==> flow/design.v <==
`timescale 1ns / 1ps
module CordicMachine(
	input clk,
	input [12:0] x_0,
	input [12:0] y_0,
	input [12:0] z_0,
	input [31:0] stage,
	output reg [12:0] x_N,
	output reg [12:0] y_N,
	output reg [12:0] z_N
);
	reg [12:0] arctan [12:0];
	initial begin
	arctan[0] = 13'b0101101000000;
	arctan[1] = 13'b0011010100100;
	arctan[2] = 13'b0001110000010;
	arctan[3] = 13'b0000111001000;
	arctan[4] = 13'b0000011100100;
	arctan[5] = 13'b0000001110010;
	arctan[6] = 13'b0000000111001;
	arctan[7] = 13'b0000000011100;
	arctan[8] = 13'b0000000001110;
	arctan[9] = 13'b0000000000111;
	arctan[10] = 13'b0000000000011;
	arctan[11] = 13'b0000000000001;
	arctan[12] = 13'b0000000000000;
	end
	wire signed [12:0] x_s = x_0;
	wire signed [12:0] y_s = y_0;
	wire [12:0] x_sh = x_s >>> stage;
	wire [12:0] y_sh = y_s >>> stage;
	always @(posedge clk) begin
		if (stage != 10) begin
			x_N <= z_0[12] ? x_0 + y_sh : x_0 - y_sh;
			y_N <= z_0[12] ? y_0 - x_sh : y_0 + x_sh;
			z_N <= z_0[12] ? z_0 + arctan[stage] : z_0 - arctan[stage];
		end
	end
endmodule
`timescale 1ns / 1ps
module Cordic(
	input clk, 
	input [12:0] x_0,
	input [12:0] y_0,
	input [12:0] z_0,
	output [12:0] x_N,
	output [12:0] y_N,
	output [12:0] z_N
);
	wire [12:0] x0, y0, z0;
	wire [12:0] x1, y1, z1;
	wire [12:0] x2, y2, z2;
	wire [12:0] x3, y3, z3;
	wire [12:0] x4, y4, z4;
	wire [12:0] x5, y5, z5;
	wire [12:0] x6, y6, z6;
	wire [12:0] x7, y7, z7;
	wire [12:0] x8, y8, z8;
	wire [12:0] x9, y9, z9;
	CordicMachine C1 (.clk(clk), .x_0(x_0), .y_0(y_0), .z_0(z_0), .stage(0), .x_N(x0), .y_N(y0), .z_N(z0));
	CordicMachine C2 (.clk(clk), .x_0(x0), .y_0(y0), .z_0(z0), .stage(1), .x_N(x1), .y_N(y1), .z_N(z1));
	CordicMachine C3 (.clk(clk), .x_0(x1), .y_0(y1), .z_0(z1), .stage(2), .x_N(x2), .y_N(y2), .z_N(z2));
	CordicMachine C4 (.clk(clk), .x_0(x2), .y_0(y2), .z_0(z2), .stage(3), .x_N(x3), .y_N(y3), .z_N(z3));
	CordicMachine C5 (.clk(clk), .x_0(x3), .y_0(y3), .z_0(z3), .stage(4), .x_N(x4), .y_N(y4), .z_N(z4));
	CordicMachine C6 (.clk(clk), .x_0(x4), .y_0(y4), .z_0(z4), .stage(5), .x_N(x5), .y_N(y5), .z_N(z5));
	CordicMachine C7 (.clk(clk), .x_0(x5), .y_0(y5), .z_0(z5), .stage(6), .x_N(x6), .y_N(y6), .z_N(z6));
	CordicMachine C8 (.clk(clk), .x_0(x6), .y_0(y6), .z_0(z6), .stage(7), .x_N(x7), .y_N(y7), .z_N(z7));
	CordicMachine C9 (.clk(clk), .x_0(x7), .y_0(y7), .z_0(z7), .stage(8), .x_N(x8), .y_N(y8), .z_N(z8));
	CordicMachine C10 (.clk(clk), .x_0(x8), .y_0(y8), .z_0(z8), .stage(9), .x_N(x9), .y_N(y9), .z_N(z9));
	assign x_N = x9;
	assign y_N = y9;
	assign z_N = z9;
endmodule
clock: 1.41 ns
lec_check: 0
abc_area: 1
cap_margin: 20
core_margin: 2
core_utilization: 72
cts_cluster_diameter: 374
cts_cluster_size: 10
place_density_lb_addon: 0.12
setup_slack_margin: 0.42
slew_margin: 20
tns_end_percent: 5
run.sh (not shown) runs the stock make flow with config.mk's settings and CLKGATE_MAP_FILE=.
The baseline aborted during clock tree synthesis on DPL-0038.
Then changed:
- CORE_ASPECT_RATIO: default -> 1.23
- CTS_CLUSTER_DIAMETER: 374 -> default
- CTS_CLUSTER_SIZE: 10 -> 97
- PLACE_DENSITY_LB_ADDON: 0.12 -> default
- SETUP_SLACK_MARGIN: 0.42 -> default
- TNS_END_PERCENT: 5 -> 10
- clock period: 1.41 -> 2.39 ns (I/O delays scaled with it)
=>
- The changed run finished with setup timing left
- die size stays flat
- area after synthesis stays the same
- synthesized cell count is unchanged

========
// Cordic: RTL as listed in full above, without the edits since
export LEC_CHECK = 0
export CAP_MARGIN = 20
export CORE_MARGIN = 2
export CORE_UTILIZATION = 40
export SLEW_MARGIN = 20
create_clock -name core_clock -period 3.11 [get_ports {clk}]
The first run ran to the end with no violations.
Then changed:
Clock period 3.11 ns to 3.2 ns, I/O delays scaled along.
Outcome: The new run finished clean; wire length went up by 0.37%; core utilization went down by 0.60 points; final area went down by 1.3%; non-clock buffer count went down by 18; die size stays the same; global-route usage hardly moves; sequential share of layout area went up by 0.32 points; clock skew went down by 9.7 ps.
Then changed:
Settings changed: CORE_UTILIZATION 40 to 68, SETUP_SLACK_MARGIN set to 0.47.
The new run finished with timing, DRC and antenna clean; sequential cell count is unchanged; wire length went up by 24%; die area came out lower by 41%.
Then changed:
Settings changed: CORE_UTILIZATION 68 to 66, CTS_CLUSTER_SIZE set to 39, SETUP_SLACK_MARGIN 0.47 to 0.07.
Clock period 3.2 ns to 3.27 ns, I/O delays scaled along.
After rerunning:
- cell area fell by about 9%
- global-route usage fell by 3.3 points
- setup slack got worse by 23 ps
- die area rose by about 3%
- core utilization fell by 9.7 points
Then changed:
Settings changed: CORE_UTILIZATION 66 to 71, CTS_CLUSTER_DIAMETER set to 26, CTS_CLUSTER_SIZE 39 to 31, SETUP_SLACK_MARGIN 0.07 to 0.47.
Clock period 3.27 ns to 3.2 ns, I/O delays scaled along.
The changed run failed in 5_1_grt (GRT-0232).
Synthesized cell count does not change.
Die area falls by 6.9%.
Area after synthesis is unchanged.
Then changed:
Settings changed: CAP_MARGIN 20 to 25, CELL_PAD_IN_SITES_GLOBAL_PLACEMENT set to 1, CORE_MARGIN 2 to 5, CORE_UTILIZATION 71 to 40, CTS_CLUSTER_DIAMETER 26 to 107, CTS_CLUSTER_SIZE 31 to unset, GPL_ROUTABILITY_DRIVEN set to 0, SETUP_SLACK_MARGIN 0.47 to unset.
The changed run passed the timing, design-rule and antenna checks.
Die size goes up by 84%.
Area after synthesis is unchanged.
Synthesized cell count is unchanged.

========
## v36
RTL: the design.v shown in full above, as it stands there.
clock: 2.5 ns
lec_check: 0
abc_area: 1
cap_margin: 35
core_margin: 7
core_utilization: 40
cts_cluster_diameter: 23
setup_slack_margin: -0.09
slew_margin: 0
#### Input delta (v55 over v36)
# v36
export LEC_CHECK = 0
export ABC_AREA = 1
export CAP_MARGIN = 35
export CORE_MARGIN = 7
export CORE_UTILIZATION = 40
export CTS_CLUSTER_DIAMETER = 23
export SETUP_SLACK_MARGIN = -0.09
export SLEW_MARGIN = 0
create_clock -name core_clock -period 2.5 [get_ports {clk}]
# v55
export LEC_CHECK = 0
export CAP_MARGIN = 20
export CORE_MARGIN = 2
export CORE_UTILIZATION = 64
export SLEW_MARGIN = 20
create_clock -name core_clock -period 2.33 [get_ports {clk}]
==> comparison <==
- Fraction of the mapped netlist area in compound gates for v55: 6.3 points up relative to v36
- v55 got as far as 5_1_grt, where a tool error ended the run.
- v55 has synthesis area per yosys below what v36 had.
- The die span in y of v55 is lower than that of v36.
Here is what was changed in the inputs of v50 compared with v55.
# v55
export LEC_CHECK = 0
export CAP_MARGIN = 20
export CORE_MARGIN = 2
export CORE_UTILIZATION = 64
export SLEW_MARGIN = 20
create_clock -name core_clock -period 2.33 [get_ports {clk}]
# v50
export LEC_CHECK = 0
export CAP_MARGIN = 20
export CORE_MARGIN = 2
export CORE_UTILIZATION = 53
export SLEW_MARGIN = 20
create_clock -name core_clock -period 3.11 [get_ports {clk}]
### Flow results
v50: no failed stages, no open violations at the end. v50 reports a lower half-perimeter wire length of the detailed placement result than v55 does. From v55 to v50, share of async-settable or async-resettable flops after synthesis did not move at all. v50 vs v55 — final weighted congestion in routability-driven placement dropped slightly. Reported for v55 and v50, synthesized cell count turned out identical to the last digit. Going from v55 to v50, post-place instance area shrinks by 4500 sq um. From v55 to v50 the numbers moved as follows: area fraction in compound gates about even; die extent in y went up 20 um; die outline area rose 20%; number of buffers created by CTS grew by 2.
Input-level comparison between v20 and v50:
# v50
export LEC_CHECK = 0
export CAP_MARGIN = 20
export CORE_MARGIN = 2
export CORE_UTILIZATION = 53
export SLEW_MARGIN = 20
create_clock -name core_clock -period 3.11 [get_ports {clk}]
# v20
export LEC_CHECK = 0
export CAP_MARGIN = 20
export CORE_MARGIN = 2
export CORE_UTILIZATION = 56
export CTS_CLUSTER_SIZE = 39
export SETUP_SLACK_MARGIN = 0.68
export SLEW_MARGIN = 20
create_clock -name core_clock -period 2.32 [get_ports {clk}]
v20 finished all stages; however, its layout fails the closing checks, the failures being setup timing. Relative to v50, transition time at the pin with the least slew margin increased by 0.34 ns in v20. Global routing met1 resource utilization in v20 is 5.6 points above v50.

========
RTL: the design.v shown in full above, as it stands there.
Settings: LEC_CHECK=0, ABC_AREA=0, CAP_MARGIN=20, CELL_PAD_IN_SITES_DETAIL_PLACEMENT=0, CORE_ASPECT_RATIO=0.93, CORE_MARGIN=2, CORE_UTILIZATION=25, CTS_CLUSTER_SIZE=43, MIN_ROUTING_LAYER=met2, PLACE_DENSITY_LB_ADDON=0.01, SLEW_MARGIN=40; clock period 2.22 ns.
The starting point finished with setup timing left.
Then changed:
==> flow/config.mk (replaced) <==
export PLATFORM = sky130hd
export DESIGN_NAME = Cordic
export DESIGN_NICKNAME = Cordic
export VERILOG_FILES = /design/flow/design.v
export SDC_FILE = /design/flow/constraint.sdc
export NUM_CORES = 4
export LEC_CHECK = 0
export CAP_MARGIN = 20
export CORE_MARGIN = 2
export CORE_UTILIZATION = 72
export PLACE_DENSITY_LB_ADDON = 0.24
export SETUP_SLACK_MARGIN = 0.68
export SLEW_MARGIN = 20
==> flow/constraint.sdc (replaced) <==
create_clock -name core_clock -period 3.45 [get_ports {clk}]
set_input_delay 0.6900 -clock core_clock [delete_from_list [all_inputs] [get_ports {clk}]]
set_output_delay 0.6900 -clock core_clock [all_outputs]
set_load 0.01 [all_outputs]
Result: This time the run went through all stages and came out clean; critical path depth stays the same; synthesized area is unchanged; non-clock buffer count fell by 911; synthesized cell count stays the same; hold slack improved by 0.11 ns.

========
## oak
RTL: the design.v shown in full above, as it stands there.
clock: 3.27 ns
lec_check: 0
cap_margin: 20
core_margin: 2
core_utilization: 72
cts_cluster_diameter: 52
cts_cluster_size: 39
setup_slack_margin: 0.57
slew_margin: 20
oak: complete, dirty (capacitance limit, slew limit, setup timing)
Modified inputs, pine compared to oak
- CTS_CLUSTER_SIZE changed from 39 to 35
- CTS_CLUSTER_DIAMETER removed (was 52)
- CORE_UTILIZATION changed from 72 to 70
- SETUP_SLACK_MARGIN removed (was 0.57)
- the clock period (ns, I/O delays scaled along) changed from 3.27 to 2.9
Findings:
Nothing crashed in pine and all stages finished; the problem is that the final layout failed, the offending checks being setup timing.
In the tables for oak and pine, number of clock buffer instances in the layout reads higher with pine.
Comparing number of buffers created by CTS for oak and pine, the smaller number came from oak.
pine reports a lower slew at the pin closest to its max-slew limit than oak does.
Diff oak and pine: final design instance area without fill lower in pine
When pine is set beside oak, its clock skew turns out to be 0.0034 ns larger.
## Diff of input files: birch against pine
- CORE_UTILIZATION changed from 70 to 72
- PLACE_DENSITY_LB_ADDON newly set to 0.27
- CTS_CLUSTER_SIZE removed (was 35)
- TNS_END_PERCENT newly set to 5
- the clock period (ns, I/O delays scaled along) changed from 2.9 to 2.66
==> results <==
pine had finished all stages when the layout checks came back failing, citing setup timing.
Status: birch FAILED at global routing (tool error)
Compared with pine, birch shows a lower chip height.
The number of hold buffers added after CTS on birch is in line with that on pine.
Compared with pine, in birch final RePlAce weighted congestion fell 2.2%, cell area after placement rose about 6%, die area fell 2.7%, cell row count fell 1.
Status: synthesized area parity (birch, pine)
#### Input delta (maple over birch)
- removing PLACE_DENSITY_LB_ADDON (formerly 0.27)
- removing TNS_END_PERCENT (formerly 5)
- setting CTS_CLUSTER_SIZE to 100 for the first time
- setting CTS_CLUSTER_DIAMETER to 374 for the first time
- changing the clock period (ns, I/O delays scaled along) from 2.66 to 1.41
maple is listed as incomplete: the tool reported an error in detailed placement and the run ended there. Summary of maple over birch: async set-or-reset flop fraction in the synthesized netlist saw little to no change; weighted congestion at the end of routability-driven global placement has increased; synthesized cell count about even; portion of the post-synthesis area used by sequential elements was more or less identical.
Relative to maple, the following input files were edited for cedar:
- CORE_UTILIZATION: 72 -> 66
- CTS_CLUSTER_DIAMETER: 374 -> unset
- CTS_CLUSTER_SIZE: 100 -> 39
- SETUP_SLACK_MARGIN: unset -> 0.64
- the clock period (ns, I/O delays scaled along): 1.41 -> 2.32
Results
Tool error DPL-0038 stopped cedar during clock tree synthesis; no final results.
Max final RePlAce weighted congestion across cedar and maple: maple
maple → cedar: floorplan-stage core utilization down 6.0 points, chip height moved up.
maple -> cedar: fraction of the yosys area taken by sequential cells delta 0, exact match
From maple to cedar the numbers moved as follows: share of synthesized cell area in and, or, nand and nor gates closely matched the old numbers, die size higher.
As far as proportion of register bits with asynchronous set or reset after synthesis goes, cedar and maple are indistinguishable; the numbers are identical.
Placeable core area deteriorates in cedar relative to maple.
cedar -> maple: number of library cell types mapped by synthesis flat

========
Setup of the previous run:
// Cordic: RTL as listed in full above, without the edits since
Settings: LEC_CHECK=0, ABC_AREA=1, CAP_MARGIN=20, CORE_ASPECT_RATIO=1.41, CORE_MARGIN=2, CORE_UTILIZATION=72, CTS_CLUSTER_DIAMETER=374, CTS_CLUSTER_SIZE=10, HOLD_SLACK_MARGIN=0.3, PLACE_DENSITY_LB_ADDON=0.12, SETUP_SLACK_MARGIN=0.42, SLEW_MARGIN=20, TNS_END_PERCENT=5; clock period 1.41 ns.
The previous run: it failed with a tool error in clock tree synthesis, so there are no final results.
diff inputs: the previous run => the current run
- swapping 10 for 100 in CTS_CLUSTER_SIZE
- clearing HOLD_SLACK_MARGIN, which used to be 0.3
- clearing CORE_ASPECT_RATIO, which used to be 1.41
- clearing PLACE_DENSITY_LB_ADDON, which used to be 0.12
The current run did not finish: a tool error stopped it during clock tree synthesis. There was hardly any difference in die size between the previous run and the current run. ~same chip area line of the yosys report in the previous run and the current run. The previous run has a higher half-perimeter wire length of the detailed placement result than the current run.

========
Setup of job 7184:
Starts from the design.v that is shown in full above.
Settings: LEC_CHECK=0, CAP_MARGIN=20, CORE_MARGIN=2, CORE_UTILIZATION=71, CTS_CLUSTER_DIAMETER=26, MAX_ROUTING_LAYER=met4, SETUP_SLACK_MARGIN=0.47, SLEW_MARGIN=20; clock period 3.2 ns.
No final results exist for job 7184, since it was stopped by error GRT-0232 during global routing (5_1_grt).
What job 1896 does differently from job 7184 at the input level:
Settings: a change of CTS_CLUSTER_DIAMETER from 26 to 107; a change of CORE_MARGIN from 2 to 5; a change of CAP_MARGIN from 20 to 25; a change of CORE_UTILIZATION from 71 to 40; a deleted MAX_ROUTING_LAYER that had been met4; a deleted SETUP_SLACK_MARGIN that had been 0.47; an added CELL_PAD_IN_SITES_GLOBAL_PLACEMENT of 1.
[summary]
- Summary of job 1896 over job 7184: yosys cell count comparable; die height went up; gate count of the mapped netlist has remained practically unchanged; final RePlAce weighted congestion decreased about 14%; core area has increased.
- From job 1896 to job 7184, yosys synthesis chip area did not move at all.
- Job 1896 finished end to end and its layout was clean on timing, DRC and antenna.
- Comparing job 1896 against job 7184, there is no change at all in share of synthesized cell area in full adder, half adder and majority cells.
- Diff job 7184 -> job 1896: number of setup buffers added after CTS now sits lower; number of placement rows went up about 35%; number of levels the H-tree was split into dropped 1.
- Comparing the two runs side by side, job 1896 comes out behind job 7184 on die size.
### job 1896 -> job 7094
Settings: SETUP_SLACK_MARGIN: unset -> -0.09; CTS_CLUSTER_DIAMETER: 107 -> 23; ABC_AREA: unset -> 1; CAP_MARGIN: 25 -> 5; GPL_ROUTABILITY_DRIVEN: unset -> 0; HOLD_SLACK_MARGIN: unset -> 0.16; CELL_PAD_IN_SITES_GLOBAL_PLACEMENT: 1 -> unset; the clock period (ns, I/O delays scaled along): 3.2 -> 1.85.
[summary]
Job 7094 finished all stages; however, its layout fails the closing checks, the failures being negative setup slack.
The final layout from job 1896, which completed every stage, passed the timing, design-rule and antenna checks at the end of the flow.
Job 7094 vs. job 1896: total of plain and repair buffers excluding clock buffers went up by 875.
The lower core utilization of job 1896 and job 7094 is in job 1896.
The final instance count without filler cells in job 7094 is 1.6 times that in job 1896.
Compared with job 1896, job 7094 shows a lower time the worst path needs with I/O delays and setup.
Global routing met1 resource utilization, job 1896 and job 7094: higher on job 7094
In the reports for job 1896 and job 7094, the larger area enclosed by the die boundary belongs to job 7094.
Post-synthesis compound-gate area fraction (higher): job 1896
